File: flow/run.sh
#!/bin/bash
# the make line also repeats each setting of config.mk as NAME=value (left out here)
make -C /OpenROAD-flow-scripts/flow DESIGN_CONFIG=/design/flow/config.mk WORK_HOME=/design/flow/orfs CLKGATE_MAP_FILE= finish
File: flow/config.mk
export PLATFORM = sky130hd
export DESIGN_NAME = ATM_TOP
export DESIGN_NICKNAME = ATM_TOP
export VERILOG_FILES = /design/flow/design.v
export SDC_FILE = /design/flow/constraint.sdc
export NUM_CORES = 4
export LEC_CHECK = 0
export CAP_MARGIN = 5
export CORE_MARGIN = 2
export CORE_UTILIZATION = 70
export CTS_CLUSTER_SIZE = 24
export PLACE_DENSITY = 0.65
export SETUP_SLACK_MARGIN = -0.35
export SLEW_MARGIN = 20
File: flow/constraint.sdc
create_clock -name core_clock -period 3.7 [get_ports {clk}]
set_input_delay 0.7400 -clock core_clock [delete_from_list [all_inputs] [get_ports {clk}]]
set_output_delay 0.7400 -clock core_clock [all_outputs]
set_load 0.01 [all_outputs]
File: flow/design.v
module timer (
    input wire           clk,
    input wire           rst,
    input wire           start,
    input wire           restart,
    input wire [31:0]    threshold,
    output reg           time_out
);
reg [31:0] counter;
always @(posedge clk or negedge rst) 
begin
    if (!rst) 
    begin
        counter  <= 'b0;
        time_out <= 1'b0;
    end 
    else if (start) 
    begin
        if(!restart)
        begin
            counter <= counter + 'b1;
        end
        else
        begin
            counter <= 'b0;
        end
        if (counter == threshold) 
        begin
            time_out <= 1'b1;
            counter  <= 'd0 ;
        end
        else
        begin
            time_out <= 1'b0;
        end
    end
    else
    begin
        counter <= 'd0;
    end
end
endmodule
module card_handling #(parameter    C_WIDTH   = 6,
                                    P_WIDTH   = 16,
                                    B_WIDTH   = 20,
                                    USERS_NUM = 10)
(
    input wire                  clk,
    input wire                  rst,
    input wire [C_WIDTH-1:0]    card_number,
    input wire                  card_in,
    input wire                  card_out,
    input wire                  operation_done,
    input wire [B_WIDTH-1:0]    updated_balance,
    output reg [P_WIDTH-1:0]    password,
    output reg [B_WIDTH-1:0]    balance,
    output reg                  pass_en     
);
reg [P_WIDTH-1:0] password_rom ;
always @(*)
begin
    case (card_number)
    'd0    : password_rom = 'b0011_0011_0111_0000 ;
    'd1    : password_rom = 'b0011_0101_0000_0110 ;
    'd2    : password_rom = 'b0100_0000_0111_0110 ;
    'd3    : password_rom = 'b0011_0011_0111_0000 ;
    'd4    : password_rom = 'b0101_0010_1001_1000 ;
    'd5    : password_rom = 'b0110_0110_0011_1001 ;
    'd6    : password_rom = 'b0010_0010_1000_0100 ;
    'd7    : password_rom = 'b1001_0001_0010_0101 ;
    'd8    : password_rom = 'b1000_0110_0101_0111 ;
    'd9    : password_rom = 'b0101_0111_1001_0001 ;
    default: password_rom = 'b0 ;
    endcase
end
reg [B_WIDTH*USERS_NUM-1:0] balance_memory ;
reg [B_WIDTH-1:0]           balance_rd ;
localparam [B_WIDTH*USERS_NUM-1:0] BALANCE_INIT = {
    20'd15000 , 20'd40000 , 20'd25000 , 20'd20000 , 20'd4000   ,
    20'd100000, 20'd200000, 20'd10000 , 20'd50000 , 20'd2200   } ;
genvar i ;
generate
for (i = 0 ; i < USERS_NUM ; i = i + 1)
begin : g_balance
    always @(posedge clk or negedge rst) 
    begin
        if (!rst) 
        begin
            balance_memory[i*B_WIDTH +: B_WIDTH] <= BALANCE_INIT[i*B_WIDTH +: B_WIDTH] ;
        end
        else if((card_number == i) && (card_out || operation_done))
        begin
            balance_memory[i*B_WIDTH +: B_WIDTH] <= updated_balance ;
        end
    end
end
endgenerate
integer k ;
always @(*)
begin
    balance_rd = 'b0 ;
    for (k = 0 ; k < USERS_NUM ; k = k + 1)
    begin
        if (card_number == k)
        begin
            balance_rd = balance_memory[k*B_WIDTH +: B_WIDTH] ;
        end
    end
end
always @(posedge clk or negedge rst) 
begin
    if (!rst) 
    begin
        password <= 'b0 ;
        balance  <= 'b0 ;
    end 
    else 
    begin
        if(card_number < USERS_NUM)
        begin
            if(card_in)
            begin
                password <= password_rom ;
                balance  <= balance_rd  ;
            end
        end
        else
        begin
            password <= 'b0 ;
            balance  <= 'b0 ;
        end
    end
end
always @(posedge clk or negedge rst) 
begin
    if(!rst)
    begin
        pass_en <= 1'b0 ;
    end
    else if(card_number < USERS_NUM)
    begin
        pass_en <= card_in ;
    end
    else begin
    end
end
endmodule
module user_interface #(parameter  	P_WIDTH = 16,
                            		B_WIDTH = 20 )
(
    input wire                      clk,
    input wire                      rst,
	input wire                      card_in,
    input wire                      button_0,
    input wire                      button_1,
    input wire                      button_2,
    input wire                      button_3,
    input wire                      button_4,
    input wire                      button_5,
    input wire                      button_6,
    input wire                      button_7,
    input wire                      button_8,
    input wire                      button_9,
    input wire                      enter_button,
    input wire                      cancel_button,
	input wire                      multiple_100_button,
    input wire                      multiple_1000_button,
    input wire                      withdraw_button,
    input wire                      deposit_button,
    input wire                      show_balance,
    input wire                      another_service,
    input wire                      English_button,
    input wire                      Arabic_button,
	output reg     [B_WIDTH-1:0]    entry_value,  
    output reg     [P_WIDTH-1:0]    in_password,  
	output reg     [1:0]            operation,
	output reg     [1:0]	        language
);
reg  [1:0]  count ; 
reg  [3:0]  temp1, temp2, temp3, temp4 ;
reg     [P_WIDTH-1:0]    in_password_temp;
reg     [B_WIDTH-1:0]    entry_value_temp;
reg                 withdraw_hold, withdraw_100_hold, withdraw_1000_hold ;
reg                 withdraw_hold_reg, withdraw_100_hold_reg, withdraw_1000_hold_reg ;
always @(posedge clk or negedge rst) 
begin
	if(!rst)
	begin
		withdraw_hold_reg      <= 1'b0;
		withdraw_100_hold_reg  <= 1'b0;
		withdraw_1000_hold_reg <= 1'b0;
	end
	else
	begin
		withdraw_hold_reg      <= withdraw_hold ;
		withdraw_100_hold_reg  <= withdraw_100_hold ;
		withdraw_1000_hold_reg <= withdraw_1000_hold ;
	end
end
always @(posedge clk or negedge rst) 
begin
	if(!rst)
	begin
		in_password     <= 'b0;
		entry_value  <= 'b0;
	end
	else
	begin
		in_password     <= in_password_temp ;
		entry_value     <= entry_value_temp ;
	end
end
always @(*) 
begin
	if(withdraw_button || deposit_button)
	begin
		entry_value_temp = entry_value ;
		withdraw_hold       = 1'b1; 
		withdraw_100_hold   = 1'b0;
		withdraw_1000_hold  = 1'b0;
	end
	else if(withdraw_hold_reg)
	begin
		entry_value_temp   = entry_value ;
		withdraw_hold      = withdraw_hold_reg ;
		withdraw_100_hold  = withdraw_100_hold_reg ;
		withdraw_1000_hold = withdraw_1000_hold_reg ;
		  if(multiple_100_button)
		begin
			entry_value_temp = entry_value ;
			withdraw_100_hold   = 1'b1;
			withdraw_hold       = 1'b1;
			withdraw_1000_hold  = 1'b0;
		end
		else if(withdraw_100_hold_reg)
		begin
			if(button_1)
			begin
				entry_value_temp = 'd100;
				withdraw_100_hold   = 1'b0;
				withdraw_hold       = 1'b0;
				withdraw_1000_hold  = 1'b0;
			end
			else if(button_2)
			begin
				entry_value_temp = 'd200 ;
				withdraw_100_hold   = 1'b0;
				withdraw_hold       = 1'b0;
				withdraw_1000_hold  = 1'b0;
			end
			else if(button_3)
			begin
				entry_value_temp = 'd300 ;
				withdraw_100_hold   = 1'b0;
				withdraw_hold       = 1'b0;
				withdraw_1000_hold  = 1'b0;
			end
			else if(button_4)
			begin
				entry_value_temp = 'd400 ;
				withdraw_100_hold   = 1'b0;
				withdraw_hold       = 1'b0;
				withdraw_1000_hold  = 1'b0;
			end
			else if(button_5)
			begin
				entry_value_temp      = 'd500 ;
				withdraw_100_hold   = 1'b0;
				withdraw_hold       = 1'b0;
				withdraw_1000_hold  = 1'b0;
			end
			else if(button_6)
			begin
				entry_value_temp      = 'd600 ;
				withdraw_100_hold   = 1'b0;
				withdraw_hold       = 1'b0;
				withdraw_1000_hold  = 1'b0;
			end
			else if(button_7)
			begin
				entry_value_temp      = 'd700 ;
				withdraw_100_hold   = 1'b0;
				withdraw_hold       = 1'b0;
				withdraw_1000_hold  = 1'b0;
			end
			else if(button_8)
			begin
				entry_value_temp      = 'd800 ;
				withdraw_100_hold   = 1'b0;
				withdraw_hold       = 1'b0;
				withdraw_1000_hold  = 1'b0;
			end
			else if(button_9)
			begin
				entry_value_temp      = 'd900 ;
				withdraw_100_hold   = 1'b0;
				withdraw_hold       = 1'b0;
				withdraw_1000_hold  = 1'b0;
			end
			else
			begin
				entry_value_temp = entry_value ;
				withdraw_100_hold   = 1'b1;
				withdraw_hold       = 1'b1;
				withdraw_1000_hold  = 1'b0;
			end
		end
		else if(multiple_1000_button)
		begin
			entry_value_temp = entry_value ;
			withdraw_hold      = 1'b1;
			withdraw_100_hold  = 1'b0;
			withdraw_1000_hold = 1'b1;
		end
		else if(withdraw_1000_hold_reg)
		begin
			if(button_1)
			begin
				entry_value_temp = 'd1000 ;
				withdraw_hold      = 1'b0;
				withdraw_100_hold  = 1'b0;
				withdraw_1000_hold = 1'b0;
			end
			else if(button_2)
			begin
				entry_value_temp = 'd2000 ;
				withdraw_hold      = 1'b0;
				withdraw_100_hold  = 1'b0;
				withdraw_1000_hold = 1'b0;
			end
			else if(button_3)
			begin
				entry_value_temp = 'd3000 ;
				withdraw_hold      = 1'b0;
				withdraw_100_hold  = 1'b0;
				withdraw_1000_hold = 1'b0;
			end
			else if(button_4)
			begin
				entry_value_temp = 'd4000 ;
				withdraw_hold      = 1'b0;
				withdraw_100_hold  = 1'b0;
				withdraw_1000_hold = 1'b0;
			end
			else if(button_5)
			begin
				entry_value_temp = 'd5000 ;
				withdraw_hold      = 1'b0;
				withdraw_100_hold  = 1'b0;
				withdraw_1000_hold = 1'b0;
			end
			else if(button_6)
			begin
				entry_value_temp = 'd6000 ;
				withdraw_hold      = 1'b0;
				withdraw_100_hold  = 1'b0;
				withdraw_1000_hold = 1'b0;
			end
			else if(button_7)
			begin
				entry_value_temp = 'd7000 ;
				withdraw_hold      = 1'b0;
				withdraw_100_hold  = 1'b0;
				withdraw_1000_hold = 1'b0;
			end
			else if(button_8)
			begin
				entry_value_temp = 'd8000 ;
				withdraw_hold      = 1'b0;
				withdraw_100_hold  = 1'b0;
				withdraw_1000_hold = 1'b0;
			end
			else if(button_9)
			begin
				entry_value_temp = 'd9000 ;
				withdraw_hold      = 1'b0;
				withdraw_100_hold  = 1'b0;
				withdraw_1000_hold = 1'b0;
			end
			else
			begin
				entry_value_temp = entry_value ;
				withdraw_hold      = 1'b1;
				withdraw_100_hold  = 1'b0;
				withdraw_1000_hold = 1'b1;
			end
		end 
	end
	else
	begin
		entry_value_temp = entry_value ;
		withdraw_hold      = 1'b0;
		withdraw_100_hold  = 1'b0;
		withdraw_1000_hold = 1'b0;
	end
end
always @(*) 
begin
	if(withdraw_button)
	begin
		operation = 2'b00 ;
	end
	else if(deposit_button)
	begin
		operation = 2'b01 ;
	end
	else if(show_balance)
	begin
		operation = 2'b10 ;
	end
	else
	begin
		operation = 2'b11 ;  
	end
end
always @(posedge clk or negedge rst) 
begin
    if(!rst)
    begin
        count <= 'b0;
		temp1 <= 'd0;
		temp2 <= 'd0;
		temp3 <= 'd0;
		temp4 <= 'd0;
    end
    else if(card_in)
	begin
		count <= 'b0 ;
	end
	else
    begin
        if(button_0)
        begin
		  if(count == 'd0)
		  begin
		   temp1 <= 'd0;
		   count <= count + 1'b1 ;
		  end
		  else if(count == 'd1)
		  begin
		   temp2 <= 'd0;
		   count <= count + 1'b1 ;
		  end
		  else if(count == 'd2)
		  begin
		   temp3 <= 'd0;
		   count <= count + 1'b1 ;
		  end
		  else
		  begin
		   temp4 <= 'd0;
		   count <= 1'b0 ;
		  end
        end
        else if (button_1) 
        begin
		  if(count == 'd0)
		  begin
		   temp1 <= 'd1;
		   count <= count + 1'b1 ;
		  end
		  else if(count == 'd1)
		  begin
		   temp2 <= 'd1;
		   count <= count + 1'b1 ;
		  end
		  else if(count == 'd2)
		  begin
		   temp3 <= 'd1;
		   count <= count + 1'b1 ;
		  end
		  else
		  begin
		   temp4 <= 'd1;
		   count <= 1'b0 ;
		  end
        end
        else if (button_2) 
        begin
		 if(count == 'd0)
		  begin
		   temp1 <= 'd2;
		   count <= count + 1'b1 ;
		  end
		  else if(count == 'd1)
		  begin
		   temp2 <= 'd2;
		   count <= count + 1'b1 ;
		  end
		  else if(count == 'd2)
		  begin
		   temp3 <= 'd2;
		   count <= count + 1'b1 ;
		  end
		  else
		  begin
		   temp4 <= 'd2;
		   count <= 1'b0 ;
		  end
        end
        else if (button_3) 
        begin
		 if(count == 'd0)
		  begin
		   temp1 <= 'd3;
		   count <= count + 1'b1 ;
		  end
		  else if(count == 'd1)
		  begin
		   temp2 <= 'd3;
		   count <= count + 1'b1 ;
		  end
		  else if(count == 'd2)
		  begin
		   temp3 <= 'd3;
		   count <= count + 1'b1 ;
		  end
		  else
		  begin
		   temp4 <= 'd3;
		   count <= 1'b0 ;
		  end
        end
        else if (button_4) 
        begin
		  if(count == 'd0)
		  begin
		   temp1 <= 'd4;
		   count <= count + 1'b1 ;
		  end
		  else if(count == 'd1)
		  begin
		   temp2 <= 'd4;
		   count <= count + 1'b1 ;
		  end
		  else if(count == 'd2)
		  begin
		   temp3 <= 'd4;
		   count <= count + 1'b1 ;
		  end
		  else
		  begin
		   temp4 <= 'd4;
		   count <= 1'b0 ;
		  end
        end
        else if (button_5) 
        begin
           if(count == 'd0)
		  begin
		   temp1 <= 'd5;
		   count <= count + 1'b1 ;
		  end
		  else if(count == 'd1)
		  begin
		   temp2 <= 'd5;
		   count <= count + 1'b1 ;
		  end
		  else if(count == 'd2)
		  begin
		   temp3 <= 'd5;
		   count <= count + 1'b1 ;
		  end
		  else
		  begin
		   temp4 <= 'd5;
		   count <= 1'b0 ;
		  end 
        end
        else if (button_6) 
        begin
		 if(count == 'd0)
		  begin
		   temp1 <= 'd6;
		   count <= count + 1'b1 ;
		  end
		  else if(count == 'd1)
		  begin
		   temp2 <= 'd6;
		   count <= count + 1'b1 ;
		  end
		  else if(count == 'd2)
		  begin
		   temp3 <= 'd6;
		   count <= count + 1'b1 ;
		  end
		  else
		  begin
		   temp4 <= 'd6;
		   count <= 1'b0 ;
		  end 
        end
        else if (button_7) 
        begin
            if(count == 'd0)
		  begin
		   temp1 <= 'd7;
		   count <= count + 1'b1 ;
		  end
		  else if(count == 'd1)
		  begin
		   temp2 <= 'd7;
		   count <= count + 1'b1 ;
		  end
		  else if(count == 'd2)
		  begin
		   temp3 <= 'd7;
		   count <= count + 1'b1 ;
		  end
		  else
		  begin
		   temp4 <= 'd7;
		   count <= 1'b0 ;
		  end 
        end
        else if (button_8) 
        begin
            if(count == 'd0)
		  begin
		   temp1 <= 'd8;
		   count <= count + 1'b1 ;
		  end
		  else if(count == 'd1)
		  begin
		   temp2 <= 'd8;
		   count <= count + 1'b1 ;
		  end
		  else if(count == 'd2)
		  begin
		   temp3 <= 'd8;
		   count <= count + 1'b1 ;
		  end
		  else
		  begin
		   temp4 <= 'd8;
		   count <= 1'b0 ;
		  end 
        end
        else if (button_9) 
        begin
            if(count == 'd0)
		  begin
		   temp1 <= 'd9;
		   count <= count + 1'b1 ;
		  end
		  else if(count == 'd1)
		  begin
		   temp2 <= 'd9;
		   count <= count + 1'b1 ;
		  end
		  else if(count == 'd2)
		  begin
		   temp3 <= 'd9;
		   count <= count + 1'b1 ;
		  end
		  else
		  begin
		   temp4 <= 'd9;
		   count <= 1'b0 ;
		  end 
        end
    end
end
always @(*) begin
    if(enter_button ) 
	begin
		in_password_temp = {temp1, temp2, temp3, temp4} ;
	end
	else
	begin
		in_password_temp = in_password ;
	end
end
always @(*) 
begin
	if(English_button)
	begin
		language = 2'b01;
	end	
	else if(Arabic_button)
	begin
		language = 2'b10;
	end
	else
	begin
		language = 2'b00;   
	end
end
endmodule
module ATM_FSM #(parameter  P_WIDTH = 16,
                            B_WIDTH = 20 )
(
    input wire              clk,
    input wire              rst,
    input wire                       time_out,
    input wire     [P_WIDTH-1:0]     user_password,
    input wire     [B_WIDTH-1:0]     current_balance,
    input wire                       pass_en,
    input wire     [P_WIDTH-1:0]     in_password,
    input wire                       enter_button,
    input wire                       cancel_button,
    input wire                       correction_button,
    input wire                       another_service,
    input wire     [1:0]             language,       
    input wire     [1:0]             operation,      
    input wire     [B_WIDTH-1:0]     actual_deposit_value,
    input wire     [B_WIDTH-1:0]     entry_value,
    output reg     [B_WIDTH-1:0]     updated_balance,
    output reg                       wrong_password,
    output reg                       operation_done,  
    output reg                       error,  
    output reg                       start_timer,  
    output wire                      restart_timer,  
    output reg                       card_out
);
localparam          IDLE             = 4'b0000 ,
                    LANGUAGE         = 4'b0001 ,
                    WRITE_PASS       = 4'b0010 ,
                    CHECK_PASS       = 4'b0011 ,
                    OPERATION        = 4'b0100 ,
                    WRITE_WITHDRAW   = 4'b0101 ,
                    WITHDRAW         = 4'b0110 ,
                    WRITE_DEPOSIT    = 4'b0111 ,
                    DEPOSIT          = 4'b1000 ,
                    BALANCE          = 4'b1001 ;
reg      [3:0]      current_state ,
                    next_state ;
reg      [B_WIDTH-1:0]     updated_balance_comb ;
reg      [1:0]    error_count ;
reg      [1:0]    error_count_reg ;
always @(posedge clk or negedge rst) 
begin
    if(!rst)
    begin
        error_count_reg <= 'b0 ;
    end
    else
    begin
        error_count_reg <= error_count ;
    end
end
reg                        op_done_reg ;
always @(posedge clk or negedge rst) 
begin
    if(!rst)
    begin
        op_done_reg <= 1'b0 ;
    end
    else
    begin
        op_done_reg <= operation_done && ((current_state == WITHDRAW) || (current_state == DEPOSIT)) ;
    end
end
always @(posedge clk or negedge rst) 
begin
    if(!rst)
    begin
        updated_balance <= 'b0 ;
    end
    else
    begin
        if(pass_en)
        begin
            updated_balance <= current_balance ;
        end
        else
        begin
            updated_balance <= updated_balance_comb ;
        end
    end   
end
always @ (posedge clk or negedge rst)
begin
    if(!rst)
    begin
        current_state <= IDLE ;
    end
    else
    begin
        current_state <= next_state ;
    end
end
always @ (*)
begin
    error_count = error_count_reg;
    case (current_state)
    IDLE : begin
        error_count = 'b0;
        if(pass_en)
        begin
            next_state = LANGUAGE ;
        end
        else
        begin
            next_state = IDLE ;
        end
    end
    LANGUAGE : begin
        if(time_out || cancel_button)  
        begin
            next_state = IDLE ;
        end
        else
        begin
            if(language == 2'b01 || language == 2'b10)
            begin
                next_state = WRITE_PASS ;
            end
            else
            begin
                next_state = LANGUAGE ;
            end
        end
    end
    WRITE_PASS : begin
        error_count = error_count_reg;
        if(time_out || cancel_button)
        begin
            next_state = IDLE ;
        end
        else if(enter_button)
        begin
            next_state = CHECK_PASS ;
        end
        else
        begin
            next_state = WRITE_PASS ;
        end
    end
    CHECK_PASS : begin
        if(wrong_password)  
        begin
            if(error_count_reg == 2'b10)
            begin
                error_count = 2'b0;
                next_state = IDLE ;
            end
            else
            begin
                error_count = error_count_reg + 'b1 ;
                next_state = WRITE_PASS ;
            end    
        end
        else
        begin
            error_count = 2'b0;
            next_state = OPERATION ;
        end
    end
    OPERATION : begin
        if(time_out || cancel_button)  
        begin
            next_state = IDLE ;
        end
        else
        begin
            if(operation == 2'b00)
            begin
                next_state = WRITE_WITHDRAW ;
            end
            else if(operation == 2'b01)
            begin
                next_state = WRITE_DEPOSIT ;
            end
            else if(operation == 2'b10)
            begin
                next_state = BALANCE ;
            end
            else
            begin
                next_state = OPERATION ;
            end
        end
    end
    WRITE_WITHDRAW : begin
         error_count = error_count_reg;
        if(time_out || cancel_button)
        begin
            next_state = IDLE ;
        end
        else
        begin
            if(enter_button)
            begin
                next_state = WITHDRAW ;
            end
            else 
            begin
                next_state = WRITE_WITHDRAW ;
            end
        end
    end
    WITHDRAW : begin
        if(operation_done)
        begin
            error_count = 2'b0;
            if(time_out || cancel_button)
            begin
                next_state = IDLE ;
            end
            else
            begin
                if(another_service)
                begin
                    next_state = OPERATION ;
                end
                else
                begin
                    next_state = WITHDRAW ;
                end
            end
        end
        else  
        begin
            if(error_count_reg == 2'b10)
            begin
                error_count = 2'b0;
                next_state = IDLE ;
            end
            else
            begin
                error_count = error_count_reg + 'b1 ;
                next_state = WRITE_WITHDRAW ;
            end
        end
    end
    WRITE_DEPOSIT : begin
         error_count = error_count_reg;
        if(time_out || cancel_button)
        begin
            next_state = IDLE ;
        end
        else
        begin
            if(enter_button)
            begin
                next_state = DEPOSIT ;
            end
            else
            begin
                next_state = WRITE_DEPOSIT ;
            end
        end
    end
    DEPOSIT : begin
        if(operation_done)
        begin
            error_count = 2'b0;
            if(time_out || cancel_button)
            begin
                next_state = IDLE ;
            end
            else
            begin
                if(another_service)
                begin
                    next_state = OPERATION ;
                end
                else
                begin
                    next_state = DEPOSIT ;
                end
            end 
        end
        else  
        begin
            if(error_count_reg == 2'b10)
            begin
                error_count = 2'b0;
                next_state = IDLE ;
            end
            else
            begin
                error_count = error_count_reg + 'b1 ;
                next_state = WRITE_DEPOSIT ;
            end
        end
    end
    BALANCE : begin
        if(time_out || cancel_button)
        begin
            next_state = IDLE ;
        end
        else
        begin
            if(another_service)
            begin
                next_state = OPERATION ;
            end
            else
            begin
                next_state = BALANCE ;
            end
        end
    end
    default : begin
        next_state = IDLE ;
    end
    endcase
end
always @ (*)
begin
    case (current_state)
    IDLE : begin
        wrong_password = 1'b0 ;
        operation_done = 1'b0 ;
        error = 1'b0 ;
        updated_balance_comb = updated_balance ; 
        start_timer = 1'b0 ;
        card_out = 1'b0 ;
    end
    LANGUAGE : begin
        wrong_password = 1'b0 ;
        operation_done = 1'b0 ;
        error = 1'b0 ;
        updated_balance_comb = updated_balance ; 
        start_timer = 1'b1 ;
        if(time_out || cancel_button) 
        begin
            card_out = 1'b1 ;
        end
        else
        begin
            card_out = 1'b0 ;
        end  
    end
    WRITE_PASS : begin
        wrong_password = 1'b0 ;
        operation_done = 1'b0 ;
        error = 1'b0 ;
        updated_balance_comb = updated_balance ; 
        start_timer = 1'b1 ;
        if(time_out || cancel_button) 
        begin
            card_out = 1'b1 ;
        end
        else
        begin
            card_out = 1'b0 ;
        end  
    end
    CHECK_PASS : begin
        operation_done = 1'b0 ;
        updated_balance_comb = updated_balance ; 
        start_timer = 1'b0 ;
        card_out = 1'b0 ;
        if(in_password == user_password)
        begin
            wrong_password = 1'b0 ;
            error = 1'b0 ;
        end
        else
        begin
            wrong_password = 1'b1 ;
            error = 1'b1 ;
        end
    end
    OPERATION : begin
        wrong_password = 1'b0 ;
        operation_done = 1'b0 ;
        error = 1'b0 ;
        updated_balance_comb = updated_balance ;
        start_timer = 1'b1 ;
        if(time_out || cancel_button) 
        begin
            card_out = 1'b1 ;
        end
        else
        begin
            card_out = 1'b0 ;
        end  
    end
    WRITE_WITHDRAW : begin
        wrong_password = 1'b0 ;
        operation_done = 1'b0 ;
        error = 1'b0 ;
        updated_balance_comb = updated_balance ; 
        start_timer = 1'b1 ;
        if(time_out || cancel_button) 
        begin
            card_out = 1'b1 ;
        end
        else
        begin
            card_out = 1'b0 ;
        end  
    end
    WITHDRAW : begin
        wrong_password = 1'b0 ;
        start_timer = 1'b1 ;
        if(!op_done_reg)  
        begin
            if(entry_value > current_balance)
            begin
                error = 1'b1 ;
                updated_balance_comb = updated_balance ;
                operation_done = 1'b0 ;
            end
            else
            begin
                error = 1'b0 ;
                updated_balance_comb = updated_balance - entry_value ;
                operation_done = 1'b1 ;
            end
        end
        else
        begin
            error = 1'b0 ;
            updated_balance_comb = updated_balance ;
            operation_done = 1'b1 ;
        end 
        if(time_out || cancel_button) 
        begin
            card_out = 1'b1 ;
        end
        else
        begin
            card_out = 1'b0 ;
        end  
    end
    WRITE_DEPOSIT : begin
        wrong_password = 1'b0 ;
        operation_done = 1'b0 ;
        error = 1'b0 ;
        updated_balance_comb = updated_balance ; 
        start_timer = 1'b1 ;
        if(time_out || cancel_button) 
        begin
            card_out = 1'b1 ;
        end
        else
        begin
            card_out = 1'b0 ;
        end  
    end
    DEPOSIT : begin
        wrong_password = 1'b0 ;
        start_timer = 1'b1 ;
        if(!op_done_reg)  
        begin
            if(entry_value == actual_deposit_value)
            begin
                error = 1'b0 ;
                updated_balance_comb = updated_balance + actual_deposit_value ;
                operation_done = 1'b1 ;
            end
            else
            begin
                error = 1'b1 ;
                updated_balance_comb = updated_balance ;
                operation_done = 1'b0 ;
            end
        end
        else
        begin
            error = 1'b0 ;
            updated_balance_comb = updated_balance ;
            operation_done = 1'b1 ;
        end
        if(time_out || cancel_button) 
        begin
            card_out = 1'b1 ;
        end
        else
        begin
            card_out = 1'b0 ;
        end   
    end
    BALANCE : begin
        wrong_password = 1'b0 ;
        operation_done = 1'b1 ;
        error = 1'b0 ;
        updated_balance_comb = updated_balance ; 
        start_timer = 1'b1 ;
        if(time_out || cancel_button) 
        begin
            card_out = 1'b1 ;
        end
        else
        begin
            card_out = 1'b0 ;
        end  
    end
    default : begin
        wrong_password = 1'b0 ;
        operation_done = 1'b0 ;
        error = 1'b0 ;
        updated_balance_comb = updated_balance ; 
        start_timer = 1'b0 ;
        card_out = 1'b0 ;
    end
    endcase
end
assign restart_timer = another_service || enter_button || (language == 2'b01) || (language == 2'b10) || (operation == 2'b00) || (operation == 2'b01) || (operation == 2'b10);
endmodule
module ATM_TOP #(parameter  P_WIDTH = 16,
                            B_WIDTH = 20, 
							C_WIDTH = 6)
( 
    input   wire                    clk,
    input   wire                    rst,
	input wire [C_WIDTH-1:0]         card_number,
	input wire                       card_in,
    input wire                      button_0,
    input wire                      button_1,
    input wire                      button_2,
    input wire                      button_3,
    input wire                      button_4,
    input wire                      button_5,
    input wire                      button_6,
    input wire                      button_7,
    input wire                      button_8,
    input wire                      button_9,
    input wire                      enter_button,
    input wire                      cancel_button,
    input wire                      withdraw_button,
    input wire                      deposit_button,
    input wire                      show_balance,
	input wire                      another_service,
    input wire                      English_button,
    input wire                      Arabic_button,
	input wire                      multiple_100_button,
    input wire                      multiple_1000_button,
    input wire     [B_WIDTH-1:0]     actual_deposit_value,
	input wire [31:0]                threshold,
	output wire	                         card_out,
	output wire  [B_WIDTH-1:0]     updated_balance,  
	output wire                    operation_done, 
	output wire                    error,
	output wire                    wrong_password
	);
wire  [B_WIDTH-1:0]         entry_value;
wire  [P_WIDTH-1:0]         password; 
wire  [B_WIDTH-1:0]         balance; 
wire                        pass_en; 
wire  [P_WIDTH-1:0]         in_password ;  
wire  [1:0]                 operation ;  
wire                         time_out ;  
wire                         start_timer ;  
wire                         restart_timer;  
wire     [1:0]               language ;
card_handling U0_card_handling (
    .clk(clk),
    .rst(rst),
    .card_number(card_number),
    .card_in(card_in),
	.card_out(card_out),
	.updated_balance(updated_balance),
    .password(password),
    .balance(balance),
	.operation_done(operation_done),
    .pass_en(pass_en)
);
user_interface U0_user_interface (
    .clk(clk),
    .rst(rst),
    .button_0(button_0),
	.button_1(button_1),
	.button_2(button_2),
	.button_3(button_3),
	.button_4(button_4),
	.button_5(button_5),
	.button_6(button_6),
	.button_7(button_7),
	.button_8(button_8),
	.button_9(button_9),
    .card_in(card_in),
	.multiple_100_button(multiple_100_button),
	.multiple_1000_button(multiple_1000_button),
    .enter_button(enter_button),
    .cancel_button(cancel_button),
    .withdraw_button(withdraw_button),
    .deposit_button(deposit_button),
	.show_balance(show_balance),
	.another_service(another_service),
	.English_button(English_button),
	.Arabic_button(Arabic_button),
	.entry_value(entry_value),
	.in_password(in_password),
	.operation(operation),
	.language(language)
);
timer U0_timer (
    .clk(clk),
    .rst(rst),
	.restart(restart_timer),
    .start(start_timer),
    .threshold(threshold),
    .time_out(time_out)
);
ATM_FSM U0_ATM_FSM (
    .clk(clk),
    .rst(rst),
    .time_out(time_out),
    .user_password(password),
    .current_balance(balance),
    .pass_en(pass_en),
	.card_out(card_out),
    .in_password(in_password),
    .enter_button(enter_button),
	.cancel_button(cancel_button),
	.correction_button(1'b0),
	.another_service(another_service),
	.language(language),
	.operation(operation),
	.entry_value(entry_value),
	.actual_deposit_value(actual_deposit_value),
	.updated_balance(updated_balance),
	.wrong_password(wrong_password),
	.operation_done(operation_done),
	.error(error),
	.start_timer(start_timer),
	.restart_timer(restart_timer)
);
endmodule
==> run summary, run 1 <==
ANT nets after route: 0
WL final: 47500 um
Clk latency late pin: 0.54 ns
Fin crit period: 3.95 ns
Achievable frequency: 0.253 GHz
Pleak: 9.68 nW
Internal: 7.00 mW
Worst setup path endpoint: error
Fa+ha+maj area frac: 0.0304
TritonRoute pass-1 iters: 6
Worst setup SP type: primary input
WL/cell: 21.0 um
SO Viols: setup timing
Complex Gates by Area: 0.130
CP peak stage delay: 0.59 ns
Core area: 25900 sq um
Worst-margin pin slew: 0.854 ns
Net Switching: 2.70 mW
Vias in the first global route: 14600
Cell type with the largest total area: dfrtp_1
I/O pins: 105
Top cell area share: 0.400
Max VDD drop: 0.503 mV
Layout area overhead: 17.3%
Clock root buffer: clkbuf_16
Crit path kind: in2out
CTS clk-pin slew, worst paths: 0.06 ns
Yosys chip area: 18400 sq um
Slowest cell on the critical path: or4_1
Die width: 166 um
Routability cong.: 0.946
Global-route wire length before repair: 77700 um
Critical path startpoint: actual_deposit_value[17]
M1 GR Usage: 0.460
Post-route cell area: 21600 sq um
Pwr Density: 450 nW/um^2
Buf+Inv Stages, Crit Path: 3
Final count of pins violating max slew: 0
Xor+xnor area frac: 0.0524
Maximum root-to-sink buffer count: 3
Syn Inst Count: 1748
R2R cell count: 14
Layout Skew: 0.0287 ns
# rows: 59
GRT busiest layer: met2
Placed cells: 2191
Hold Slack: 0.238 ns
# setup viols final: 3
Clock network fraction of design power: 0.368
WP data arrival: 3.21 ns
Slew headroom: 0.431
Dominant kind of combinational cell: multiplexers
Dominant flop cell: dfrtp_1
Simple share: 0.117
Asr flop ratio synth: 1.00
Placement Cell Area: 20400 sq um
Hold Path Class: in2async
CP delay by family, top: buffers and inverters
Mapped Area: 18400 sq um
H-tree Lvls: 2
Logic power comb: 1.76 mW
Commonest cells in the netlist: 294 x dfrtp_1, 231 x mux2_2, 157 x nor2_1
Met2 GRT Util: 0.589
RR Endpoint: U0_ATM_FSM.updated_balance[18]$_DFFE_PN0P_
DR iter-0 viols: 1232
Comb power frac: 0.181
Clock Sinks: 351
Top cells, area: dfrtp_1 40%, mux2_2 14%, dfstp_2 8.1%, nor2_1 3.2%, o21ai_0 3.1%
Initial antenna violation count: 0
Mux frac, synth: 0.153
Power Sequential: 4.37 mW
Worst r2r src: U0_user_interface.entry_value[8]$_DFFE_PN0P_
Nets: 2019
Largest net degree at the start of global routing: 103
Vias/cell: 6.39
Post-synth EDFFs: 0
# diodes: 0
Crit path depth: 8
Met3 capacity usage during global routing: 0.0541
Most common cell in the synthesized netlist: dfrtp_1
CP dominant cell by count: clkdlybuf4s50_1
Top power group: sequential cells
DR vias: 14400
Outcome: complete, but fails checks
CTS Hold Bufs: 0
Syn Area/Cell: 10.5 sq um
Setup ws final: -0.254 ns
OpenROAD warnings: 38
CP cell instances: clkdlybuf4s50_1, or4_1, nor4_1, a41oi_1, buf_4, a31oi_1, o21ai_0, clkdlybuf4s50_1
Final worst-path cycle share: 1.07
Syn. warnings: 4
Grt total ovfl: 0
Total global-route track usage: 0.347
Clk. pwr: 3.57 mW
CP max FO: 3
R2R Setup Slk: -0.18 ns
PortBufs: 104
Die Ht: 166 um
CTS tree: done
Hpwl dp: 33900 um
Data required, critical path: 2.96 ns
Setup crit end kind: primary output
Die area: 27600 sq um
Number of remaining DRC errors: 0
Yosys cell count: 1748
Seq share, synth: 0.482
Sw Ratio: 0.278
Clock buffer count from CTS: 36
Post-synthesis net count: 1873
Cell Type Count: 70
Synth flops: 351
Final hold vios: 0
Seq pwr share: 0.451
Init Core Util: 0.709
Non-Filler Instances: 2255
Max-cap violations: 0
-- final cells by class --
cell class	count	area, sq um
Multi-Input combinational cell	1234	8910
Clock buffer	56	1040
Fill cell	1458	4350
Inverter	52	195
Sequential cell	351	8850
Timing Repair Buffer	219	2030
Clock inverter	8	123
Tap cell	335	419
-- per-stage QoR --
step	utilization	total power, mW	setup WS [ns]	TNS [ns]
after floorplan	-	5.42	-0.0748	-0.0748
after global placement	0.786	6.05	-0.169	-2.07
after detailed placement	0.786	6.13	-0.209	-14.68
after CTS	0.831	9.69	-0.225	-0.839
after global routing	0.832	10.1	-0.336	-1.34
final	0.832	9.70	-0.254	-0.665
-- routing by layer --
layer / part of all wire / up-vias
met4: 0.031 / 0
met1: 0.42 / 7216
met3: 0.056 / 111
met5: 0 / -
met2: 0.49 / 512
li1: - / 6568
-- timing repair --
action                                 in CTS  in global routing
pin swaps                                   0                  2
setup endpoints to repair                   2                  4
endpoints found under the hold margin       0                  0
gates resized                               1                  7
setup buffers                               0                  0
==> run 2, diff against run 1 <==
CAP_MARGIN = 10   (was 5)
CORE_UTILIZATION = 57   (was 70)
CTS_CLUSTER_SIZE = default   (was 24)
GPL_ROUTABILITY_DRIVEN = 1   (was default)
MAX_ROUTING_LAYER = met5   (was default)
MIN_ROUTING_LAYER = met1   (was default)
PLACE_DENSITY = default   (was 0.65)
PLACE_DENSITY_LB_ADDON = 0.13   (was default)
SETUP_SLACK_MARGIN = 1.33   (was -0.35)
clock period = 9.34 ns   (was 3.7 ns; I/O delays follow)
==> run 2 against run 1 <==
Largest cell class unchanged. Final area decreased by 2.9%. Die size rose by 22%. The run now finishes clean. Worst hold slack improved by 0.26 ns. Combinational power is 65% lower. Critical path depth unchanged. Via count down 4.6%. First-iteration DRC count decreased by 30%.
==> run summary, run 2 <==
Comb power frac: 0.158
Final count of pins violating max slew: 0
Global-route wire length before repair: 75600 um
Max-cap violations: 0
Max VDD drop: 0.143 mV
Mapped Area: 18400 sq um
Placement Setup Slack: 2.70 ns
Worst setup path endpoint: operation_done
# diodes: 0
Sw Ratio: 0.275
Slew headroom: 0.214
WL final: 46400 um
CP dominant cell by count: clkdlybuf4s50_1
Synth flops: 351
Hold depth: 2
PortBufs: 104
Worst setup SP type: primary input
OpenROAD warnings: 36
CTS clk-pin slew, worst paths: 0.06 ns
Maximum root-to-sink buffer count: 3
R2R Setup Slk: 5.09 ns
Layout area overhead: 14.0%
Slowest cell on the critical path: or4_1
Yosys chip area: 18400 sq um
Post-synthesis net count: 1873
Top cell area share: 0.400
Clk. pwr: 1.51 mW
Setup ws final: 2.67 ns
Crit path depth: 8
Grt total ovfl: 0
Init Core Util: 0.581
TritonRoute pass-1 iters: 5
Cell Type Count: 70
Seq pwr share: 0.451
CP max FO: 5
Clock buffer count from CTS: 39
Pwr Density: 184 nW/um^2
Worst-margin pin slew: 1.17 ns
Die Ht: 184 um
Top cells, area: dfrtp_1 40%, mux2_2 14%, dfstp_2 8.1%, nor2_1 3.2%, o21ai_0 3.1%
Hold EP: U0_card_handling.balance[4]$_DFFE_PN0P_
Number of remaining DRC errors: 0
WL/cell: 20.7 um
Initial antenna violation count: 0
Post-CTS Resized: 0
Nets: 1934
Clock Sinks: 351
ANT nets after route: 0
Internal: 2.80 mW
Syn Inst Count: 1748
Complex Gates by Area: 0.130
Fin crit period: 6.67 ns
Simple share: 0.117
Vias/cell: 6.14
Data required, critical path: 7.47 ns
Final hold vios: 0
H-tree Lvls: 2
Power Sequential: 1.74 mW
Hpwl dp: 32300 um
Seq share, synth: 0.482
Layout Skew: 0.0162 ns
Core area: 31600 sq um
Crit path kind: in2out
Dominant kind of combinational cell: multiplexers
Setup TNS: 0 ns
I/O pins: 105
Die width: 184 um
Critical path startpoint: actual_deposit_value[18]
R2R cell count: 14
DR vias: 13700
Logic power comb: 609 uW
CP delay by family, top: simple AND/OR/NAND/NOR gates
Top power group: sequential cells
Asr flop ratio synth: 1.00
Routability cong.: 0.915
RSZ-0062 raised after global routing: no
Post-route cell area: 20900 sq um
Yosys cell count: 1748
RR Endpoint: U0_ATM_FSM.updated_balance[19]$_DFFE_PN0P_
Clk latency late pin: 0.55 ns
CP cell instances: clkdlybuf4s50_1, or4_1, nor4_1, a41oi_1, a21oi_1, nand2_1, inv_1, clkdlybuf4s50_1
Clock network fraction of design power: 0.391
Commonest cells in the netlist: 294 x dfrtp_1, 231 x mux2_2, 157 x nor2_1
Dominant flop cell: dfrtp_1
Xor+xnor area frac: 0.0524
Outcome: no timing/DRC/antenna violations
Vias in the first global route: 14000
Syn Area/Cell: 10.5 sq um
Die area: 33700 sq um
Net Switching: 1.06 mW
Worst r2r src: U0_user_interface.entry_value[6]$_DFFE_PN0P_
Total global-route track usage: 0.283
Post-synth EDFFs: 0
# setup viols final: 0
Achievable frequency: 0.150 GHz
Largest net degree at the start of global routing: 127
Cell type with the largest total area: dfrtp_1
CP peak stage delay: 0.55 ns
Most common cell in the synthesized netlist: dfrtp_1
Fa+ha+maj area frac: 0.0304
Setup crit end kind: primary output
Hold Path Class: reg2reg
Syn. warnings: 4
WP data arrival: 4.81 ns
Post-CTS Repair Setup Buffers: 0
Buf+Inv Stages, Crit Path: 3
DR iter-0 viols: 867
CTS Hold Bufs: 0
Clock root buffer: clkbuf_16
Pleak: 9.26 nW
Mux frac, synth: 0.153
Placement Cell Area: 19700 sq um
# rows: 65
Worst hold start: U0_card_handling.balance[4]$_DFFE_PN0P_
Final worst-path cycle share: 0.715
CTS tree: done
## run 2: metal layers
metal  vias up  global-route usage  wire (um)
met5         -                   0          0
met3        91              0.0452       2400
met2       376               0.457      21700
met4         0               0.103       1520
li1       6388                   -          -
met1      6894               0.387      20800
## run 2: final cells by class
class / instances / area, sq um
clock buffers: 61 / 1150
clock inverters: 10 / 118
repair buffers: 131 / 1250
inverters: 52 / 195
flip-flops and latches: 351 / 8850
fillers: 2475 / 10700
well taps: 402 / 503
multi-input cells: 1234 / 8880
## run 2: per-stage QoR
stage	hold slack, ns	utilization	instances	power (mW)
global placement	0.469	0.622	2170	2.34
floorplan	0.450	-	1748	2.15
finish	0.496	0.662	2241	3.86
CTS	0.499	0.662	2241	3.88
detailed placement	0.484	0.622	2170	2.37
global route	0.513	0.662	2241	4.03
==> run 3, diff against run 2 <==
CORE_UTILIZATION = 63   (was 57)
CTS_CLUSTER_SIZE = 56   (was default)
PLACE_DENSITY_LB_ADDON = default   (was 0.13)
==> run 3 against run 2 <==
Utilization up 6.5 points. Synthesized cell count unchanged. Power down 1.1%. Via count down 1.3%. Sequential cell count unchanged. Sequential share of layout area up 0.15 points. Largest cell class unchanged. Largest power group unchanged.
==> run summary, run 3 <==
Power Sequential: 1.74 mW
Data required, critical path: 7.47 ns
RR Endpoint: U0_ATM_FSM.updated_balance[19]$_DFFE_PN0P_
Xor+xnor area frac: 0.0524
Slowest cell on the critical path: or4_1
Seq pwr share: 0.456
# fillers: 2077
Internal: 2.78 mW
Slew headroom: 0.273
Seq share, synth: 0.482
Number of remaining DRC errors: 0
Maximum root-to-sink buffer count: 3
Dominant kind of combinational cell: multiplexers
Die width: 175 um
Final count of pins violating max slew: 0
Mux frac, synth: 0.153
Clock root buffer: clkbuf_16
Largest net degree at the start of global routing: 162
Mapped Area: 18400 sq um
Asr flop ratio synth: 1.00
Pwr Density: 183 nW/um^2
Total global-route track usage: 0.301
I/O pins: 105
Final worst-path cycle share: 0.694
Commonest cells in the netlist: 294 x dfrtp_1, 231 x mux2_2, 157 x nor2_1
Clk latency late pin: 0.54 ns
Simple share: 0.117
CP cell instances: clkdlybuf4s50_1, or4_1, nor4_1, a41oi_1, a21oi_1, nand2_1, inv_1, clkdlybuf4s50_1
Fa+ha+maj area frac: 0.0304
Top cells, area: dfrtp_1 40%, mux2_2 14%, dfstp_2 8.1%, nor2_1 3.2%, o21ai_0 3.1%
CP max FO: 5
Syn. warnings: 4
Post-CTS Repair Setup Buffers: 0
RSZ-0062 raised after global routing: no
CTS tree: done
Routability cong.: 0.897
Buf+Inv Stages, Crit Path: 3
Die Ht: 175 um
Core area: 28700 sq um
Worst hold start: U0_card_handling.balance_memory[98]$_DFFE_PN0P_
Nets: 1929
Cell type with the largest total area: dfrtp_1
Worst r2r src: U0_user_interface.entry_value[8]$_DFFE_PN0P_
Final hold vios: 0
WL final: 45200 um
Hpwl dp: 32000 um
Synth flops: 351
TritonRoute pass-1 iters: 6
Initial antenna violation count: 0
DR vias: 13600
Max VDD drop: 0.171 mV
Hold depth: 1
Setup crit end kind: primary output
R2R cell count: 14
CP peak stage delay: 0.60 ns
R2R Setup Slk: 5.04 ns
Achievable frequency: 0.154 GHz
CP dominant cell by count: clkdlybuf4s50_1
WP data arrival: 4.62 ns
Init Core Util: 0.640
Crit path depth: 8
Syn Area/Cell: 10.5 sq um
Vias in the first global route: 13800
Fin crit period: 6.49 ns
Post-synthesis net count: 1873
Top power group: sequential cells
Worst setup SP type: primary input
Hold Path Class: reg2reg
Logic power comb: 602 uW
Yosys cell count: 1748
Most common cell in the synthesized netlist: dfrtp_1
CTS Hold Bufs: 0
Vias/cell: 6.12
CP delay by family, top: buffers and inverters
Complex Gates by Area: 0.130
CTS clk-pin slew, worst paths: 0.06 ns
Die area: 30600 sq um
Net Switching: 1.04 mW
Dominant flop cell: dfrtp_1
PortBufs: 104
Comb power frac: 0.158
Post-synth EDFFs: 0
H-tree Lvls: 2
Layout Utilization: 0.727
ANT nets after route: 0
DR iter-0 viols: 975
Yosys chip area: 18400 sq um
Clock buffer count from CTS: 38
Outcome: no timing/DRC/antenna violations
OpenROAD warnings: 40
Cell Type Count: 70
Sw Ratio: 0.273
Pleak: 9.23 nW
Top cell area share: 0.400
Worst-margin pin slew: 1.09 ns
# setup viols final: 0
Critical path startpoint: actual_deposit_value[18]
Hold EP: U0_card_handling.balance_memory[98]$_DFFE_PN0P_
Setup TNS: 0 ns
Clock network fraction of design power: 0.386
Layout Skew: 0.0146 ns
Grt total ovfl: 0
Syn Inst Count: 1748
Layout area overhead: 13.6%
Clock Sinks: 351
Global-route wire length before repair: 73900 um
Max-cap violations: 0
WL/cell: 20.4 um
# diodes: 0
Clk. pwr: 1.48 mW
# rows: 62
Post-CTS Resized: 0
Crit path kind: in2out
Worst setup path endpoint: operation_done
-- run 3: per-stage QoR --
stage	instances	total power, mW	hold WS, ns	instance area (sq um)	worst slack, ns
2_1_floorplan	1748	2.15	0.450	18400	4.09
3_3_place_gp	2148	2.34	0.471	19600	2.94
3_5_place_dp	2148	2.36	0.478	19600	2.88
4_1_cts	2217	3.84	0.492	20900	2.87
5_1_grt	2217	3.99	0.515	20900	2.72
6_report	2217	3.82	0.491	20900	2.85
-- run 3: routing by layer --
| metal | global-route usage | up-vias | wire length [um] |
|---|---|---|---|
| met5 | 0 | - | 0 |
| met4 | 0.0868 | 0 | 1100 |
| met3 | 0.0368 | 82 | 2050 |
| met2 | 0.501 | 362 | 21600 |
| met1 | 0.419 | 6721 | 20500 |
| li1 | - | 6403 | - |
-- run 3: final cells by class --
type | instances | area, sq um | area share
multi-input cells | 1234 | 8880 | 0.426
flip-flops and latches | 351 | 8850 | 0.424
repair buffers | 127 | 1230 | 0.0589
clock buffers | 58 | 1080 | 0.0515
well taps | 384 | 480 | 0.0230
inverters | 52 | 195 | 0.00935
clock inverters | 11 | 153 | 0.00731
==> run 4, diff against run 3 <==
ABC_AREA = 1   (was default)
CAP_MARGIN = 20   (was 10)
CORE_UTILIZATION = 72   (was 63)
CTS_CLUSTER_DIAMETER = 375   (was default)
CTS_CLUSTER_SIZE = 98   (was 56)
GPL_ROUTABILITY_DRIVEN = default   (was 1)
MAX_ROUTING_LAYER = default   (was met5)
MIN_ROUTING_LAYER = default   (was met1)
SETUP_SLACK_MARGIN = 0.4   (was 1.33)
clock period = 3.02 ns   (was 9.34 ns; I/O delays follow)
==> run 4 against run 3 <==
The run now fails in 5_1_grt. Die size decreased by 6.5%. Synthesized cell count increased by 50%. Synthesized area increased by 6.7%.
==> run summary, run 4 <==
Die Ht: 169 um
Dominant flop cell: dfrtp_1
Xor+xnor area frac: 0.0255
H-tree Lvls: 1
Routability cong.: 0.962
Cell Type Count: 57
Complex Gates by Area: 0.0911
Die area: 28600 sq um
Placement Setup Slack: -0.285 ns
Syn Area/Cell: 7.49 sq um
I/O pins: 105
# rows: 60
Dominant kind of combinational cell: simple AND/OR/NAND/NOR gates
Yosys cell count: 2616
Error: [ERROR DPL-0038] Utilization greater than 100%, impossible to legalize
Fa+ha+maj area frac: 0.0285
Init Core Util: 0.729
Commonest cells in the netlist: 868 x nand2_1, 323 x nand3_1, 294 x dfrtp_1
Outcome: stopped before the end
Maximum root-to-sink buffer count: 3
Yosys chip area: 19600 sq um
Clock buffer count from CTS: 7
Post-synthesis net count: 2741
Syn Inst Count: 2616
Post-synth EDFFs: 0
Last stage: 5_1_grt
Mapped Area: 19600 sq um
Syn. warnings: 4
Asr flop ratio synth: 1.00
Synth flops: 351
Placement Cell Area: 22000 sq um
Most common cell in the synthesized netlist: nand2_1
Hpwl dp: 41800 um
Die width: 169 um
Top cell area share: 0.375
Core area: 26900 sq um
Mux frac, synth: 0
PortBufs: 104
Top cells, area: dfrtp_1 38%, nand2_1 17%, nand3_1 8.2%, dfstp_2 7.6%, nor2_1 4.0%
Simple share: 0.330
Clock Sinks: 351
Clock root buffer: clkbuf_16
Cell type with the largest total area: dfrtp_1
Seq share, synth: 0.452
[run 4: timing repair]
item | in CTS
hold buffers | 1
setup buffers | 65
gates resized | 431
pin swaps | 159
endpoints found under the hold margin | 44
setup endpoints to repair | 195
cloned | 42
[run 4: through the flow]
step | cells | utilization | setup TNS, ns
floorplan | 2616 | - | 0
global placement | 3093 | 0.817 | -2.98
detailed placement | 3093 | 0.817 | -5.87
CTS | 3210 | 0.944 | -0.929
==> run 5, diff against run 4 <==
ABC_AREA = 0   (was 1)
CORE_UTILIZATION = 70   (was 72)
CTS_CLUSTER_DIAMETER = 201   (was 375)
CTS_CLUSTER_SIZE = 21   (was 98)
SETUP_SLACK_MARGIN = 0.79   (was 0.4)
clock period = 2.97 ns   (was 3.02 ns; I/O delays follow)
==> run 5 against run 4 <==
Synthesized area decreased by 6.2%. Die size shrank 3.5%. Synthesized cell count shrank 33%. The flow stops in 4_1_cts.
==> run summary, run 5 <==
Cell type with the largest total area: dfrtp_1
Asr flop ratio synth: 1.00
Core area: 25900 sq um
Post-synthesis net count: 1873
Dominant flop cell: dfrtp_1
# rows: 59
PortBufs: 104
Mux frac, synth: 0.153
Hpwl dp: 40000 um
Die width: 166 um
Mapped Area: 18400 sq um
Placement Cell Area: 22200 sq um
Syn Area/Cell: 10.5 sq um
Yosys cell count: 1748
Error: [ERROR DPL-0033] detailed placement checks failed during check placement.
Top cells, area: dfrtp_1 40%, mux2_2 14%, dfstp_2 8.1%, nor2_1 3.2%, o21ai_0 3.1%
Synth flops: 351
Die area: 27600 sq um
Yosys chip area: 18400 sq um
Post-synth EDFFs: 0
Top cell area share: 0.400
Seq share, synth: 0.482
Init Core Util: 0.709
Syn. warnings: 4
Xor+xnor area frac: 0.0524
Routability cong.: 0.980
Complex Gates by Area: 0.130
Simple share: 0.117
Commonest cells in the netlist: 294 x dfrtp_1, 231 x mux2_2, 157 x nor2_1
Dominant kind of combinational cell: multiplexers
Syn Inst Count: 1748
Last stage: 4_1_cts
Outcome: stopped before the end
Most common cell in the synthesized netlist: dfrtp_1
Die Ht: 166 um
Fa+ha+maj area frac: 0.0304
I/O pins: 105
Cell Type Count: 70
==> run 5: through the flow <==
step / cells / power [mW] / setup WS (ns)
floorplan: 1748 / 6.92 / -0.533
global placement: 2289 / 7.93 / -0.816
detailed placement: 2289 / 8.09 / -0.814
==> run 6, diff against run 5 <==
ABC_AREA = default   (was 0)
CORE_MARGIN = 7   (was 2)
CORE_UTILIZATION = 40   (was 70)
CTS_CLUSTER_DIAMETER = default   (was 201)
CTS_CLUSTER_SIZE = default   (was 21)
GPL_ROUTABILITY_DRIVEN = 0   (was default)
HOLD_SLACK_MARGIN = 0.27   (was default)
MAX_ROUTING_LAYER = met4   (was default)
PLACE_DENSITY = 0.79   (was default)
SETUP_SLACK_MARGIN = default   (was 0.79)
clock period = 4.06 ns   (was 2.97 ns; I/O delays follow)
==> run 6 against run 5 <==
The run now finishes clean. Synthesized area is the same. Die size grew 89%. Synthesized cell count is the same.
==> run summary, run 6 <==
Mux frac, synth: 0.153
Maximum root-to-sink buffer count: 3
RR Endpoint: U0_ATM_FSM.updated_balance[18]$_DFFE_PN0P_
CP dominant cell by count: buf_4
ANT nets after route: 0
OpenROAD warnings: 37
Complex Gates by Area: 0.130
Clock network fraction of design power: 0.370
Top power group: sequential cells
Clock Sinks: 351
Pwr Density: 406 nW/um^2
Layout area overhead: 18.2%
Clock buffer count from CTS: 36
Synth flops: 351
WL final: 49000 um
Worst setup path endpoint: error
Logic power comb: 1.59 mW
CTS clk-pin slew, worst paths: 0.06 ns
Crit path kind: reg2out
Yosys cell count: 1748
Final count of pins violating max slew: 0
I/O pins: 105
Comb power frac: 0.180
Die width: 228 um
Hpwl dp: 35400 um
TritonRoute pass-1 iters: 6
CP delay by family, top: buffers and inverters
Clk. pwr: 3.27 mW
Initial antenna violation count: 1
RSZ-0062 raised after global routing: yes
Syn. warnings: 4
Worst setup SP type: flop
Asr flop ratio synth: 1.00
Mapped Area: 18400 sq um
Vias in the first global route: 14600
Nets: 1994
Data required, critical path: 3.25 ns
Crit path depth: 10
CTS tree: done
Cell type with the largest total area: dfrtp_1
# rows: 78
Grt total ovfl: 0
Cell Type Count: 70
Syn Inst Count: 1748
CP max FO: 6
R2R cell count: 12
Init Core Util: 0.405
# fillers: 3965
# setup viols final: 0
Sw Ratio: 0.284
Pleak: 9.56 nW
Die Ht: 228 um
CP peak stage delay: 0.48 ns
Layout Utilization: 0.479
Dominant flop cell: dfrtp_1
Post-synth EDFFs: 0
Max VDD drop: 0.302 mV
CP cell instances: ha_1, and4_1, nand3_1, nor4_2, buf_4, nor4_4, buf_4, a31oi_1, o21ai_1, clkdlybuf4s50_1
Vias/cell: 5.71
Dominant kind of combinational cell: multiplexers
Seq pwr share: 0.450
Seq share, synth: 0.482
R2R Setup Slk: 0.12 ns
Top cells, area: dfrtp_1 40%, mux2_2 14%, dfstp_2 8.1%, nor2_1 3.2%, o21ai_0 3.1%
Achievable frequency: 0.252 GHz
Setup crit end kind: primary output
Total power: 8.83 mW
WP data arrival: 3.16 ns
Fin crit period: 3.97 ns
Global-route wire length before repair: 79900 um
Top cell area share: 0.400
Final worst-path cycle share: 0.978
H-tree Lvls: 2
Core area: 45400 sq um
Yosys chip area: 18400 sq um
Total global-route track usage: 0.188
Simple share: 0.117
DR vias: 14300
Slowest cell on the critical path: dfrtp_2
Hold Path Class: in2async
Hold Slack: 0.376 ns
Most common cell in the synthesized netlist: dfrtp_1
Internal: 6.32 mW
Power Sequential: 3.97 mW
Fa+ha+maj area frac: 0.0304
Critical path startpoint: U0_user_interface.entry_value[12]$_DFFE_PN0P_
Buf+Inv Stages, Crit Path: 3
Clock root buffer: clkbuf_16
Max-cap violations: 0
Die area: 52100 sq um
DR iter-0 viols: 1316
Final hold vios: 0
Net Switching: 2.51 mW
Outcome: no timing/DRC/antenna violations
Number of remaining DRC errors: 0
Xor+xnor area frac: 0.0524
Commonest cells in the netlist: 294 x dfrtp_1, 231 x mux2_2, 157 x nor2_1
Layout Skew: 0.0190 ns
Post-synthesis net count: 1873
Worst r2r src: U0_user_interface.entry_value[3]$_DFFE_PN0P_
Clk latency late pin: 0.55 ns
WL/cell: 19.6 um
CTS Hold Bufs: 0
Worst-margin pin slew: 1.05 ns
Syn Area/Cell: 10.5 sq um
Slew headroom: 0.302
PortBufs: 104
Largest net degree at the start of global routing: 121
run 6: routing by layer:
layer,up-vias,routed length [um],global-route usage
met5,-,0,-
met4,0,1590,0.0626
met3,108,2830,0.0309
met2,489,23400,0.302
met1,7144,21200,0.243
li1,6525,-,-
run 6: cell type report:
type / instances / area, sq um / share of cell area
flip-flops and latches: 351 / 8860 / 0.408
multi-input cells: 1234 / 8970 / 0.413
repair buffers: 194 / 1800 / 0.0830
diodes: 1 / 2.50 / 0.000115
well taps: 600 / 751 / 0.0346
clock inverters: 14 / 145 / 0.00668
inverters: 52 / 195 / 0.00898
clock buffers: 51 / 1010 / 0.0464
run 6: what timing repair did:
action	in CTS	in global routing
resized	6	13
setup endpoints to repair	2	4
buffers inserted	0	2
pin swaps	2	1
endpoints found under the hold margin	0	0
run 6: through the flow:
step	worst slack (ns)	std cells	setup TNS, ns	instance area (sq um)
2_1_floorplan	0.285	1748	0	18400
3_3_place_gp	-0.189	2429	-0.189	20500
3_5_place_dp	-0.181	2429	-0.201	20500
4_1_cts	0.0197	2494	0	21700
5_1_grt	-0.0311	2497	-0.0406	21700
6_report	0.0886	2497	0	21700
==> run 7, diff against run 6 <==
ABC_AREA = 1   (was default)
CAP_MARGIN = 0   (was 20)
CORE_ASPECT_RATIO = 0.5   (was default)
CORE_MARGIN = 2   (was 7)
CORE_UTILIZATION = 72   (was 40)
CTS_CLUSTER_DIAMETER = 355   (was default)
CTS_CLUSTER_SIZE = 88   (was default)
GPL_ROUTABILITY_DRIVEN = default   (was 0)
HOLD_SLACK_MARGIN = default   (was 0.27)
MAX_ROUTING_LAYER = default   (was met4)
PLACE_DENSITY = 0.4   (was 0.79)
clock period = 2.14 ns   (was 4.06 ns; I/O delays follow)
==> run 7 against run 6 <==
The flow now stops in 4_1_cts. Die size shrank 45%. Synthesized area grew 6.7%. Synthesized cell count grew 50%.
==> run summary, run 7 <==
Outcome: stopped before the end
Last stage: 4_1_cts
Error: [ERROR DPL-0038] Utilization greater than 100%, impossible to legalize
Cell Type Count: 57
Core area: 26600 sq um
Die Ht: 121 um
Mapped Area: 19600 sq um
Yosys chip area: 19600 sq um
Top cells, area: dfrtp_1 38%, nand2_1 17%, nand3_1 8.2%, dfstp_2 7.6%, nor2_1 4.0%
Xor+xnor area frac: 0.0255
Placement Setup Slack: -1.08 ns
I/O pins: 105
Complex Gates by Area: 0.0911
Die area: 28600 sq um
Syn. warnings: 4
Dominant flop cell: dfrtp_1
# rows: 42
Most common cell in the synthesized netlist: nand2_1
Simple share: 0.330
Die width: 237 um
Syn Inst Count: 2616
Commonest cells in the netlist: 868 x nand2_1, 323 x nand3_1, 294 x dfrtp_1
Seq share, synth: 0.452
Routability cong.: 0.980
Post-synthesis net count: 2741
Cell type with the largest total area: dfrtp_1
Top cell area share: 0.375
Hpwl dp: 44700 um
Init Core Util: 0.737
Post-synth EDFFs: 0
Fa+ha+maj area frac: 0.0285
Asr flop ratio synth: 1.00
Synth flops: 351
Yosys cell count: 2616
PortBufs: 104
Dominant kind of combinational cell: simple AND/OR/NAND/NOR gates
Syn Area/Cell: 7.49 sq um
Mux frac, synth: 0
==> run 7: through the flow <==
stage	instance area [sq um]	instances	hold WS, ns
after floorplan	19700	2616	0.132
after global placement	23300	3270	0.374
after detailed placement	23300	3270	0.378
==> run 8, diff against run 7 <==
ABC_AREA = 0   (was 1)
CAP_MARGIN = 20   (was 0)
CORE_ASPECT_RATIO = default   (was 0.5)
CORE_UTILIZATION = 70   (was 72)
CTS_CLUSTER_DIAMETER = 201   (was 355)
CTS_CLUSTER_SIZE = 74   (was 88)
PLACE_DENSITY = default   (was 0.4)
PLACE_DENSITY_LB_ADDON = 0.0   (was default)
SETUP_SLACK_MARGIN = 0.85   (was default)
clock period = 2.97 ns   (was 2.14 ns; I/O delays follow)
==> run 8 against run 7 <==
The flow stops in 5_1_grt. Synthesized cell count is 33% lower. Synthesized area decreased by 6.2%. Die size fell by 3.7%.
==> run summary, run 8 <==
H-tree Lvls: 1
Grt total ovfl: 2800
Die area: 27600 sq um
Mux frac, synth: 0.153
PortBufs: 104
Error: [ERROR GRT-0232] Routing congestion too high. Check the congestion heatmap in the GUI.
Syn Area/Cell: 10.5 sq um
Seq share, synth: 0.482
Hpwl dp: 38500 um
Syn Inst Count: 1748
Top cell area share: 0.400
Placement Cell Area: 22300 sq um
Outcome: stopped before the end
Yosys chip area: 18400 sq um
Xor+xnor area frac: 0.0524
Most common cell in the synthesized netlist: dfrtp_1
Init Core Util: 0.709
Placement Setup Slack: -0.811 ns
Core area: 25900 sq um
Mapped Area: 18400 sq um
Clock root buffer: clkbuf_16
Simple share: 0.117
I/O pins: 105
Yosys cell count: 1748
Synth flops: 351
Syn. warnings: 4
Maximum root-to-sink buffer count: 3
Cell Type Count: 70
Top cells, area: dfrtp_1 40%, mux2_2 14%, dfstp_2 8.1%, nor2_1 3.2%, o21ai_0 3.1%
Dominant kind of combinational cell: multiplexers
Placed cells: 2291
Post-synth EDFFs: 0
Die width: 166 um
Dominant flop cell: dfrtp_1
Clock buffer count from CTS: 8
Commonest cells in the netlist: 294 x dfrtp_1, 231 x mux2_2, 157 x nor2_1
# rows: 59
Clock Sinks: 351
Post-synthesis net count: 1873
Complex Gates by Area: 0.130
Last stage: 5_1_grt
Die Ht: 166 um
Total global-route track usage: 1.08
Fa+ha+maj area frac: 0.0304
Asr flop ratio synth: 1.00
Routability cong.: 0.936
Cell type with the largest total area: dfrtp_1
==> run 8: what timing repair did <==
action                                  CTS
pin swaps                                50
hold buffers                              1
gates resized                           260
cloned                                   21
endpoints found under the hold margin    51
setup buffers                            81
endpoints found under the setup margin  292
==> run 8: routing by layer <==
metal / GRT overflow / global-route usage
met1: 81 / 0.965
met2: 1832 / 1.32
met3: 80 / 0.909
met4: 783 / 1.24
met5: 24 / 0.666
==> run 9, diff against run 8 <==
ABC_AREA = default   (was 0)
CORE_MARGIN = 9   (was 2)
CORE_UTILIZATION = 37   (was 70)
CTS_CLUSTER_DIAMETER = 34   (was 201)
CTS_CLUSTER_SIZE = default   (was 74)
GPL_TIMING_DRIVEN = 1   (was default)
PLACE_DENSITY_LB_ADDON = 0.2   (was 0.0)
SETUP_SLACK_MARGIN = 0.92   (was 0.85)
clock period = 6.65 ns   (was 2.97 ns; I/O delays follow)
==> run 9 against run 8 <==
The run now finishes clean. Die size grew 110%. Synthesized area did not move. Synthesized cell count unchanged.
==> run summary, run 9 <==
Pwr Density: 317 nW/um^2
Clk latency late pin: 0.61 ns
Syn. warnings: 4
Hold EP: U0_card_handling.balance[4]$_DFFE_PN0P_
Mapped Area: 18400 sq um
Simple share: 0.117
Crit path depth: 8
Routability cong.: 0.880
DR iter-0 viols: 874
Number of remaining DRC errors: 0
Global-route wire length before repair: 81800 um
Dominant kind of combinational cell: multiplexers
R2R Setup Slk: 2.24 ns
# rows: 81
OpenROAD warnings: 36
Power Sequential: 2.46 mW
DR vias: 13900
Die Ht: 241 um
Syn Inst Count: 1748
Setup crit end kind: primary output
Post-route cell area: 22800 sq um
Syn Area/Cell: 10.5 sq um
CP dominant cell by count: clkdlybuf4s50_1
RR Endpoint: U0_ATM_FSM.updated_balance[19]$_DFFE_PN0P_
Die width: 241 um
Slowest cell on the critical path: clkdlybuf4s50_1
Net Switching: 1.90 mW
Dominant flop cell: dfrtp_1
Pleak: 9.96 nW
Comb. cell area: 8910 sq um
Worst r2r src: U0_user_interface.entry_value[6]$_DFFE_PN0P_
CP cell instances: clkdlybuf4s50_1, or4_1, nor4_1, a41oi_1, a21oi_1, nand2_1, inv_1, clkdlybuf4s50_1
# setup viols final: 0
Data required, critical path: 5.32 ns
Mux frac, synth: 0.153
Hold Path Class: reg2reg
Post-CTS Repair Setup Buffers: 0
Total global-route track usage: 0.178
Vias in the first global route: 14500
Worst hold start: U0_card_handling.balance[4]$_DFFE_PN0P_
RSZ-0062 raised after global routing: no
Top cell area share: 0.400
Cell Type Count: 70
Max-cap violations: 0
Final count of pins violating max slew: 0
Largest net degree at the start of global routing: 106
Layout area overhead: 24.0%
Max VDD drop: 0.177 mV
CTS clk-pin slew, worst paths: 0.04 ns
Setup ws final: 1.16 ns
Seq pwr share: 0.340
CP peak stage delay: 0.60 ns
Critical path startpoint: actual_deposit_value[18]
Synth flops: 351
Top cells, area: dfrtp_1 40%, mux2_2 14%, dfstp_2 8.1%, nor2_1 3.2%, o21ai_0 3.1%
R2R cell count: 14
Complex Gates by Area: 0.130
Xor+xnor area frac: 0.0524
Worst setup SP type: primary input
Init Core Util: 0.375
Non-Filler Instances: 2574
Most common cell in the synthesized netlist: dfrtp_1
WL/cell: 19.9 um
Internal: 5.33 mW
PortBufs: 104
Sw Ratio: 0.262
Layout Skew: 0.0285 ns
Grt total ovfl: 0
Worst-margin pin slew: 1.06 ns
Buf+Inv Stages, Crit Path: 3
Post-CTS Resized: 0
Seq share, synth: 0.482
# fillers: 4579
Post-synthesis net count: 1873
ANT nets after route: 0
Fa+ha+maj area frac: 0.0304
Logic power comb: 865 uW
Outcome: no timing/DRC/antenna violations
CTS Hold Bufs: 0
Cell type with the largest total area: dfrtp_1
Core area: 49100 sq um
Yosys chip area: 18400 sq um
Yosys cell count: 1748
CTS tree: done
Fin crit period: 5.49 ns
Commonest cells in the netlist: 294 x dfrtp_1, 231 x mux2_2, 157 x nor2_1
CP delay by family, top: buffers and inverters
Placement Setup Slack: 1.13 ns
WP data arrival: 4.16 ns
Asr flop ratio synth: 1.00
Clock buffer count from CTS: 74
Placement Cell Area: 20100 sq um
Maximum root-to-sink buffer count: 3
Final worst-path cycle share: 0.826
Clock root buffer: clkbuf_16
Top power group: the clock network
WL final: 51300 um
CP max FO: 5
Initial antenna violation count: 0
Vias/cell: 5.42
Placed cells: 2435
Clock network fraction of design power: 0.541
Hold depth: 2
Clock Sinks: 351
Comb power frac: 0.120
Worst setup path endpoint: operation_done
Die area: 58000 sq um
Slew headroom: 0.289
Crit path kind: in2out
I/O pins: 105
Post-synth EDFFs: 0
Setup TNS: 0 ns
TritonRoute pass-1 iters: 5
Hpwl dp: 35900 um
H-tree Lvls: 3
Clk. pwr: 3.91 mW
# diodes: 0
Achievable frequency: 0.182 GHz
Flop area: 8850 sq um
Nets: 1973
Final hold vios: 0
[run 9: cell type report]
class	count	area share
well taps	664	0.0365
clock buffers	91	0.0890
inverters	52	0.00857
multi-input cells	1234	0.391
clock inverters	47	0.0294
flip-flops and latches	351	0.389
repair buffers	135	0.0566
[run 9: layer usage]
layer	part of all wire	track usage	wire [um]
met1	0.46	0.236	23600
met2	0.47	0.287	24200
met3	0.048	0.0335	2460
met4	0.021	0.0587	1070
met5	0	0	0
[run 9: per-stage QoR]
step                      hold slack [ns]   util  power [mW]
final                               0.488  0.464        7.23
after global routing                0.512  0.464        7.53
after CTS                           0.490  0.464        7.31
after detailed placement            0.481  0.409        3.35
after global placement              0.468  0.409        3.32
after floorplan                     0.450      -        3.02
Power figures rest on the tool's default switching activity, not on a simulated workload.
